Design fp2_sub_add_correction, start of the top module:
module fp2_sub_add_correction
#(
  parameter RADIX = 32,
  parameter DIGITS = 14,
  parameter DIGITS_LOG = ( 
  (DIGITS <= 2) ? 1 : 
  (DIGITS <= 4) ? 2 : 
  (DIGITS <= 8) ? 3 : 
  (DIGITS <= 16) ? 4 : 
  (DIGITS <= 32) ? 5 : 
  (DIGITS <= 64) ? 6 : 
  (DIGITS <= 128) ? 7 : 
  (DIGITS <= 256) ? 8 : 
  (DIGITS <= 512) ? 9 : 
  (DIGITS <= 1024) ? 10 : 
  (DIGITS <= 2048) ? 11 : 
  (DIGITS <= 4096) ? 12 : 
  (DIGITS <= 8192) ? 13 : 
  (DIGITS <= 16384) ? 14 : 
  (DIGITS <= 32768) ? 15 : 
  (DIGITS <= 65536) ? 16 : 
  (DIGITS <= 131072) ? 17 : 
  (DIGITS <= 262144) ? 18 : 
  (DIGITS <= 524288) ? 19 : 
  (DIGITS <= 1048576) ? 20 : 
  (DIGITS <= 2097152) ? 21 : 
  (DIGITS <= 4194304) ? 22 : 
  (DIGITS <= 8388608) ? 23 : 
  (DIGITS <= 16777216) ? 24 : 
  (DIGITS <= 33554432) ? 25 : 
  (DIGITS <= 67108864) ? 26 : 
  (DIGITS <= 134217728) ? 27 : 
  (DIGITS <= 268435456) ? 28 : 
  (DIGITS <= 536870912) ? 29 : 
  (DIGITS <= 1073741824) ? 30 : 
  -1), 
  parameter FILE_CONST_PX2 = "px2.mem",
  parameter FILE_CONST_PX4 = "px4.mem"
)
(
  input wire start,
  input wire rst,
  input wire clk,
  input wire [2:0] cmd,  
  input wire extension_field_op,  
  output wire mem_a_0_rd_en,
  output wire [DIGITS_LOG-1:0] mem_a_0_rd_addr,
  input  wire [RADIX-1:0] mem_a_0_dout,
  ...
Size in the first run: roughly 8300 cells after synthesis, ~310 I/O pins, ~89000 um2 of cells after synthesis.
export LEC_CHECK = 0
export ABC_AREA = 1
export CAP_MARGIN = 20
export CELL_PAD_IN_SITES_DETAIL_PLACEMENT = 1
export CORE_MARGIN = 2
export CORE_UTILIZATION = 40
export MAX_ROUTING_LAYER = met4
export MIN_ROUTING_LAYER = met2
export PLACE_DENSITY = 0.49
export SLEW_MARGIN = 20
create_clock -name core_clock -period 5.2 [get_ports {clk}]
run.sh (not shown) runs the stock make flow with config.mk's settings and CLKGATE_MAP_FILE=.
Change:
ABC_AREA = default   (was 1)
CELL_PAD_IN_SITES_DETAIL_PLACEMENT = default   (was 1)
CORE_UTILIZATION = 72   (was 40)
MAX_ROUTING_LAYER = default   (was met4)
MIN_ROUTING_LAYER = default   (was met2)
PLACE_DENSITY = 0.91   (was 0.49)
SETUP_SLACK_MARGIN = 0.59   (was default)
clock period = 4.1 ns   (was 5.2 ns; I/O delays follow)
Outcome: This time the run died in global routing, error ODB-0269. Area after synthesis came out lower by a few percent. Synthesized cell count is lower by a quarter to a third. Die area is lower by well over a third.
Change:
CORE_UTILIZATION = 56   (was 72)
PLACE_DENSITY = 0.6   (was 0.91)
SETUP_SLACK_MARGIN = default   (was 0.59)
clock period = 2.71 ns   (was 4.1 ns; I/O delays follow)
With this change the flow produced a layout that fails on negative setup slack.
Synthesized cell count is unchanged.
Die size went up by 28%.
Area after synthesis does not change.

========
fp2_sub_add_correction again, from the RTL that the note above started with.
// fp2_sub_add_correction
module fp2_sub_add_correction
#(
  parameter RADIX = 32,
  parameter DIGITS = 14,
  parameter DIGITS_LOG = ( 
  (DIGITS <= 2) ? 1 : 
  (DIGITS <= 4) ? 2 : 
  (DIGITS <= 8) ? 3 : 
  (DIGITS <= 16) ? 4 : 
  (DIGITS <= 32) ? 5 : 
  (DIGITS <= 64) ? 6 : 
  (DIGITS <= 128) ? 7 : 
  (DIGITS <= 256) ? 8 : 
  (DIGITS <= 512) ? 9 : 
  (DIGITS <= 1024) ? 10 : 
  (DIGITS <= 2048) ? 11 : 
  (DIGITS <= 4096) ? 12 : 
  (DIGITS <= 8192) ? 13 : 
  (DIGITS <= 16384) ? 14 : 
  (DIGITS <= 32768) ? 15 : 
  (DIGITS <= 65536) ? 16 : 
  (DIGITS <= 131072) ? 17 : 
  (DIGITS <= 262144) ? 18 : 
  (DIGITS <= 524288) ? 19 : 
  (DIGITS <= 1048576) ? 20 : 
  (DIGITS <= 2097152) ? 21 : 
  (DIGITS <= 4194304) ? 22 : 
  (DIGITS <= 8388608) ? 23 : 
  (DIGITS <= 16777216) ? 24 : 
  (DIGITS <= 33554432) ? 25 : 
  (DIGITS <= 67108864) ? 26 : 
  (DIGITS <= 134217728) ? 27 : 
  (DIGITS <= 268435456) ? 28 : 
  (DIGITS <= 536870912) ? 29 : 
  (DIGITS <= 1073741824) ? 30 : 
  -1), 
  parameter FILE_CONST_PX2 = "px2.mem",
  parameter FILE_CONST_PX4 = "px4.mem"
)
(
  input wire start,
  input wire rst,
  input wire clk,
  input wire [2:0] cmd,  
  input wire extension_field_op,  
  output wire mem_a_0_rd_en,
  output wire [DIGITS_LOG-1:0] mem_a_0_rd_addr,
  input  wire [RADIX-1:0] mem_a_0_dout,
  output wire mem_a_1_rd_en,
  output wire [DIGITS_LOG-1:0] mem_a_1_rd_addr,
  input  wire [RADIX-1:0] mem_a_1_dout,
  output wire mem_b_0_rd_en,
  output wire [DIGITS_LOG-1:0] mem_b_0_rd_addr,
  input  wire [RADIX-1:0] mem_b_0_dout,
  output wire mem_b_1_rd_en,
  output wire [DIGITS_LOG-1:0] mem_b_1_rd_addr,
  input  wire [RADIX-1:0] mem_b_1_dout,
  output wire px2_mem_rd_en,
  output wire [DIGITS_LOG-1:0] px2_mem_rd_addr,
  input  wire [RADIX-1:0] px2_mem_dout,
  output wire px4_mem_rd_en,
  output wire [DIGITS_LOG-1:0] px4_mem_rd_addr,
  input  wire [RADIX-1:0] px4_mem_dout,
  input wire mem_c_0_rd_en,
  input wire [DIGITS_LOG-1:0] mem_c_0_rd_addr,
  output  wire [RADIX-1:0] mem_c_0_dout,
  input wire mem_c_1_rd_en,
  input wire [DIGITS_LOG-1:0] mem_c_1_rd_addr,
  output  wire [RADIX-1:0] mem_c_1_dout,
  output reg busy,
  output reg done
);
==> flow/config.mk <==
export PLATFORM = sky130hd
export DESIGN_NAME = fp2_sub_add_correction
export DESIGN_NICKNAME = fp2_sub_add_correction
export VERILOG_FILES = /design/flow/design.v
export SDC_FILE = /design/flow/constraint.sdc
export NUM_CORES = 4
export LEC_CHECK = 0
export ABC_AREA = 1
export CAP_MARGIN = 25
export CELL_PAD_IN_SITES_DETAIL_PLACEMENT = 1
export CELL_PAD_IN_SITES_GLOBAL_PLACEMENT = 3
export CORE_MARGIN = 2
export CORE_UTILIZATION = 41
export CTS_CLUSTER_SIZE = 22
export GPL_ROUTABILITY_DRIVEN = 1
export GPL_TIMING_DRIVEN = 0
export HOLD_SLACK_MARGIN = 0.15
export MIN_ROUTING_LAYER = met2
export PLACE_DENSITY = 0.85
export SLEW_MARGIN = 20
==> flow/constraint.sdc <==
create_clock -name core_clock -period 4.64 [get_ports {clk}]
set_input_delay 0.9280 -clock core_clock [delete_from_list [all_inputs] [get_ports {clk}]]
set_output_delay 0.9280 -clock core_clock [all_outputs]
set_load 0.01 [all_outputs]
The baseline finished but fails on setup timing.
Then changed:
ABC_AREA = not set   (was 1)
CAP_MARGIN = 20   (was 25)
CELL_PAD_IN_SITES_DETAIL_PLACEMENT = not set   (was 1)
CELL_PAD_IN_SITES_GLOBAL_PLACEMENT = not set   (was 3)
CORE_UTILIZATION = 70   (was 41)
CTS_CLUSTER_SIZE = 35   (was 22)
GPL_ROUTABILITY_DRIVEN = not set   (was 1)
GPL_TIMING_DRIVEN = not set   (was 0)
HOLD_SLACK_MARGIN = not set   (was 0.15)
MIN_ROUTING_LAYER = not set   (was met2)
PLACE_DENSITY = 0.6   (was 0.85)
clock period = 2.68 ns   (was 4.64 ns; I/O delays follow)
What happened:
- With this change the flow ended with an error in 5_1_grt (GRT-0232)
- die size came out lower by 42%
- area after synthesis fell by 2.0%
- synthesized cell count came out lower by 33%
Then changed:
CORE_UTILIZATION = 40   (was 70)
CTS_CLUSTER_SIZE = not set   (was 35)
clock period = 3.95 ns   (was 2.68 ns; I/O delays follow)
=> Now the flow finished but fails on setup timing; die area came out higher by 74%; synthesized area stays the same; synthesized cell count does not change.
Then changed:
SETUP_SLACK_MARGIN = 0.41   (was not set)
clock period = 4.82 ns   (was 3.95 ns; I/O delays follow)
The changed run went through all stages and came out clean.
Setup slack is better by 0.49 ns.
Final cell count fell by 1.3%.
Count of clock-buffer cells in the layout rose by 13.
Routed wire length fell by 2.8%.
Global-route usage fell by 0.63 points.
Die size is unchanged.
Total power fell by 17%.
Worst hold slack is better by 0.025 ns.
Design area fell by 1.7%.
Area after synthesis does not change.
Core utilization fell by 0.83 points.
Then changed:
CORE_UTILIZATION = 25   (was 40)
SETUP_SLACK_MARGIN = not set   (was 0.41)
clock period = 7.39 ns   (was 4.82 ns; I/O delays follow)
Power drops by 37%. Sequential power drops by 35%. Setup slack gets better by 0.88 ns. Routed wire length climbs by 2.9%. Synthesized cell count stays the same.

========
== indigo ==
Starting RTL as in the previous note.
Settings: LEC_CHECK=0, ABC_AREA=0, CAP_MARGIN=30, CORE_MARGIN=2, CORE_UTILIZATION=65, CTS_CLUSTER_SIZE=25, GPL_ROUTABILITY_DRIVEN=1, HOLD_SLACK_MARGIN=0.15, PLACE_DENSITY=0.85, SETUP_SLACK_MARGIN=0.94, SLEW_MARGIN=20; clock period 5.93 ns.
diff inputs: indigo => delta
- GPL_ROUTABILITY_DRIVEN: 1 -> unset
- CORE_UTILIZATION: 65 -> 70
- CTS_CLUSTER_SIZE: 25 -> unset
- ABC_AREA: 0 -> unset
- CAP_MARGIN: 30 -> 20
- HOLD_SLACK_MARGIN: 0.15 -> unset
- SETUP_SLACK_MARGIN: 0.94 -> 0.44
- PLACE_DENSITY: 0.85 -> unset
- the clock period (ns, I/O delays scaled along): 5.93 -> 2.68
As of delta, instance area at placement had risen by a little under 10% compared to indigo. Number of buffers created by CTS (delta vs. indigo) decreases slightly. Relative to indigo, the die area of delta is lower by 9600 sq um. delta did not make it past global routing (5_1_grt), where a tool error ended it. Number of gates resized after CTS: delta higher than indigo. Xor-xnor portion of the synthesized cell area came out exactly the same in indigo and delta. delta gives more final estimated routing congestion in global placement than indigo did.

========
fp2_sub_add_correction again, from the RTL that the note above started with.
export LEC_CHECK = 0
export ABC_AREA = 0
export CAP_MARGIN = 30
export CORE_MARGIN = 2
export CORE_UTILIZATION = 65
export CTS_CLUSTER_SIZE = 25
export GPL_ROUTABILITY_DRIVEN = 1
export HOLD_SLACK_MARGIN = 0.15
export SETUP_SLACK_MARGIN = 0.7
export SLEW_MARGIN = 20
export TNS_END_PERCENT = 5
create_clock -name core_clock -period 2.69 [get_ports {clk}]
The starting point finished but failed the layout checks on setup timing.
Then changed:
Settings changed: CAP_MARGIN 30 to 15, CORE_UTILIZATION 65 to 70, CTS_CLUSTER_DIAMETER set to 58, HOLD_SLACK_MARGIN 0.15 to -0.09, PLACE_DENSITY set to 0.64.
Clock period 2.69 ns to 2.68 ns, I/O delays scaled along.
This time the run aborted during 5_1_grt; die size falls by 7.1%; area after synthesis stays the same; synthesized cell count stays the same.
Then changed:
Settings changed: ABC_AREA 0 to unset, CAP_MARGIN 15 to 20, CORE_UTILIZATION 70 to 22, CTS_CLUSTER_DIAMETER 58 to unset, CTS_CLUSTER_SIZE 25 to unset, HOLD_SLACK_MARGIN -0.09 to unset, PLACE_DENSITY 0.64 to 0.58, SETUP_SLACK_MARGIN 0.7 to unset, TNS_END_PERCENT 5 to unset.
Clock period 2.68 ns to 6.44 ns, I/O delays scaled along.
This time the run finished clean.
Area after synthesis does not change.
Die area increases to 3.2 times its value.
Synthesized cell count does not change.
Then changed:
Settings changed: CORE_UTILIZATION 22 to 72, CTS_CLUSTER_SIZE set to 14, GPL_ROUTABILITY_DRIVEN 1 to unset, PLACE_DENSITY 0.58 to unset, SETUP_SLACK_MARGIN set to 0.75.
Clock period 6.44 ns to 3.08 ns, I/O delays scaled along.
What happened:
- The new run aborted during 5_1_grt
- die size is lower by well over a third
- synthesized area does not change
- synthesized cell count does not change
Then changed:
Settings changed: ABC_AREA set to 1, CTS_CLUSTER_SIZE 14 to 10, PLACE_DENSITY_LB_ADDON set to 0.09, SETUP_SLACK_MARGIN 0.75 to 0.22.
Clock period 3.08 ns to 4.78 ns, I/O delays scaled along.
What happened: This time the run passed the timing, DRC and antenna checks. Die area went up by 2.1%. Synthesized cell count went up by 50%. Area after synthesis went up by 2.1%.
Then changed:
Settings changed: ABC_AREA 1 to unset, CORE_UTILIZATION 72 to 71, CTS_CLUSTER_SIZE 10 to unset, PLACE_DENSITY_LB_ADDON 0.09 to unset, SETUP_SLACK_MARGIN 0.22 to unset.
Clock period 4.78 ns to 4.1 ns, I/O delays scaled along.
=>
- The new run finished with timing, DRC and antenna clean
- final area is lower by 0.62%
- hold slack improved by 39 ps
- global-route usage is higher by 0.30 points
- sequential share of layout area is higher by 0.36 points

========
Starting RTL as in the previous note.
Design fp2_sub_add_correction, start of the top module:
module fp2_sub_add_correction
#(
  parameter RADIX = 32,
  parameter DIGITS = 14,
  parameter DIGITS_LOG = ( 
  (DIGITS <= 2) ? 1 : 
  (DIGITS <= 4) ? 2 : 
  (DIGITS <= 8) ? 3 : 
  (DIGITS <= 16) ? 4 : 
  (DIGITS <= 32) ? 5 : 
  (DIGITS <= 64) ? 6 : 
  (DIGITS <= 128) ? 7 : 
  (DIGITS <= 256) ? 8 : 
  (DIGITS <= 512) ? 9 : 
  (DIGITS <= 1024) ? 10 : 
  (DIGITS <= 2048) ? 11 : 
  (DIGITS <= 4096) ? 12 : 
  (DIGITS <= 8192) ? 13 : 
  (DIGITS <= 16384) ? 14 : 
  (DIGITS <= 32768) ? 15 : 
  (DIGITS <= 65536) ? 16 : 
  (DIGITS <= 131072) ? 17 : 
  (DIGITS <= 262144) ? 18 : 
  (DIGITS <= 524288) ? 19 : 
  (DIGITS <= 1048576) ? 20 : 
  (DIGITS <= 2097152) ? 21 : 
  (DIGITS <= 4194304) ? 22 : 
  (DIGITS <= 8388608) ? 23 : 
  (DIGITS <= 16777216) ? 24 : 
  (DIGITS <= 33554432) ? 25 : 
  (DIGITS <= 67108864) ? 26 : 
  (DIGITS <= 134217728) ? 27 : 
  (DIGITS <= 268435456) ? 28 : 
  (DIGITS <= 536870912) ? 29 : 
  (DIGITS <= 1073741824) ? 30 : 
  -1), 
  parameter FILE_CONST_PX2 = "px2.mem",
  parameter FILE_CONST_PX4 = "px4.mem"
)
(
  input wire start,
  input wire rst,
  input wire clk,
  input wire [2:0] cmd,  
  input wire extension_field_op,  
  output wire mem_a_0_rd_en,
  output wire [DIGITS_LOG-1:0] mem_a_0_rd_addr,
  input  wire [RADIX-1:0] mem_a_0_dout,
  output wire mem_a_1_rd_en,
  output wire [DIGITS_LOG-1:0] mem_a_1_rd_addr,
  input  wire [RADIX-1:0] mem_a_1_dout,
  output wire mem_b_0_rd_en,
  output wire [DIGITS_LOG-1:0] mem_b_0_rd_addr,
  input  wire [RADIX-1:0] mem_b_0_dout,
  output wire mem_b_1_rd_en,
  output wire [DIGITS_LOG-1:0] mem_b_1_rd_addr,
  input  wire [RADIX-1:0] mem_b_1_dout,
  output wire px2_mem_rd_en,
  output wire [DIGITS_LOG-1:0] px2_mem_rd_addr,
  input  wire [RADIX-1:0] px2_mem_dout,
  output wire px4_mem_rd_en,
  output wire [DIGITS_LOG-1:0] px4_mem_rd_addr,
  input  wire [RADIX-1:0] px4_mem_dout,
  input wire mem_c_0_rd_en,
  input wire [DIGITS_LOG-1:0] mem_c_0_rd_addr,
  output  wire [RADIX-1:0] mem_c_0_dout,
  input wire mem_c_1_rd_en,
  input wire [DIGITS_LOG-1:0] mem_c_1_rd_addr,
  output  wire [RADIX-1:0] mem_c_1_dout,
  output reg busy,
  output reg done
);
make LEC_CHECK=0 ABC_AREA=1 CAP_MARGIN=20 CORE_MARGIN=2 CORE_UTILIZATION=72 CTS_CLUSTER_SIZE=10 HOLD_SLACK_MARGIN=0.27 PLACE_DENSITY_LB_ADDON=0.09 SETUP_SLACK_MARGIN=0.28 SLEW_MARGIN=20 TNS_END_PERCENT=5 finish   # period 4.78 ns
The first run produced a clean layout.
Then changed:
Settings changed: ABC_AREA 1 to default, CORE_UTILIZATION 72 to 70, CTS_CLUSTER_SIZE 10 to 13, PLACE_DENSITY_LB_ADDON 0.09 to default, SETUP_SLACK_MARGIN 0.28 to 0.69, TNS_END_PERCENT 5 to default.
Clock period 4.78 ns to 2.85 ns, I/O delays scaled along.
Outcome:
- This time the run died in 4_1_cts
- synthesized area came out lower by 2.0%
- synthesized cell count came out lower by 33%
- die size came out higher by about 0.7%
Then changed:
Settings changed: SETUP_SLACK_MARGIN 0.69 to -0.28.
Clock period 2.85 ns to 2.84 ns, I/O delays scaled along.
With this change the flow finished with capacitance limit, slew limit, setup timing left.
Die area does not change.
Area after synthesis stays the same.
Synthesized cell count does not change.
Then changed:
Settings changed: CORE_UTILIZATION 70 to 72, HOLD_SLACK_MARGIN 0.27 to default, SETUP_SLACK_MARGIN -0.28 to -0.32.
Clock period 2.84 ns to 3.3 ns, I/O delays scaled along.
Result: This time the run aborted during 5_1_grt with ODB-0269; synthesized cell count stays the same; die size drops by about 2.7%; synthesized area is unchanged.
Power and IR drop assume default switching activity.
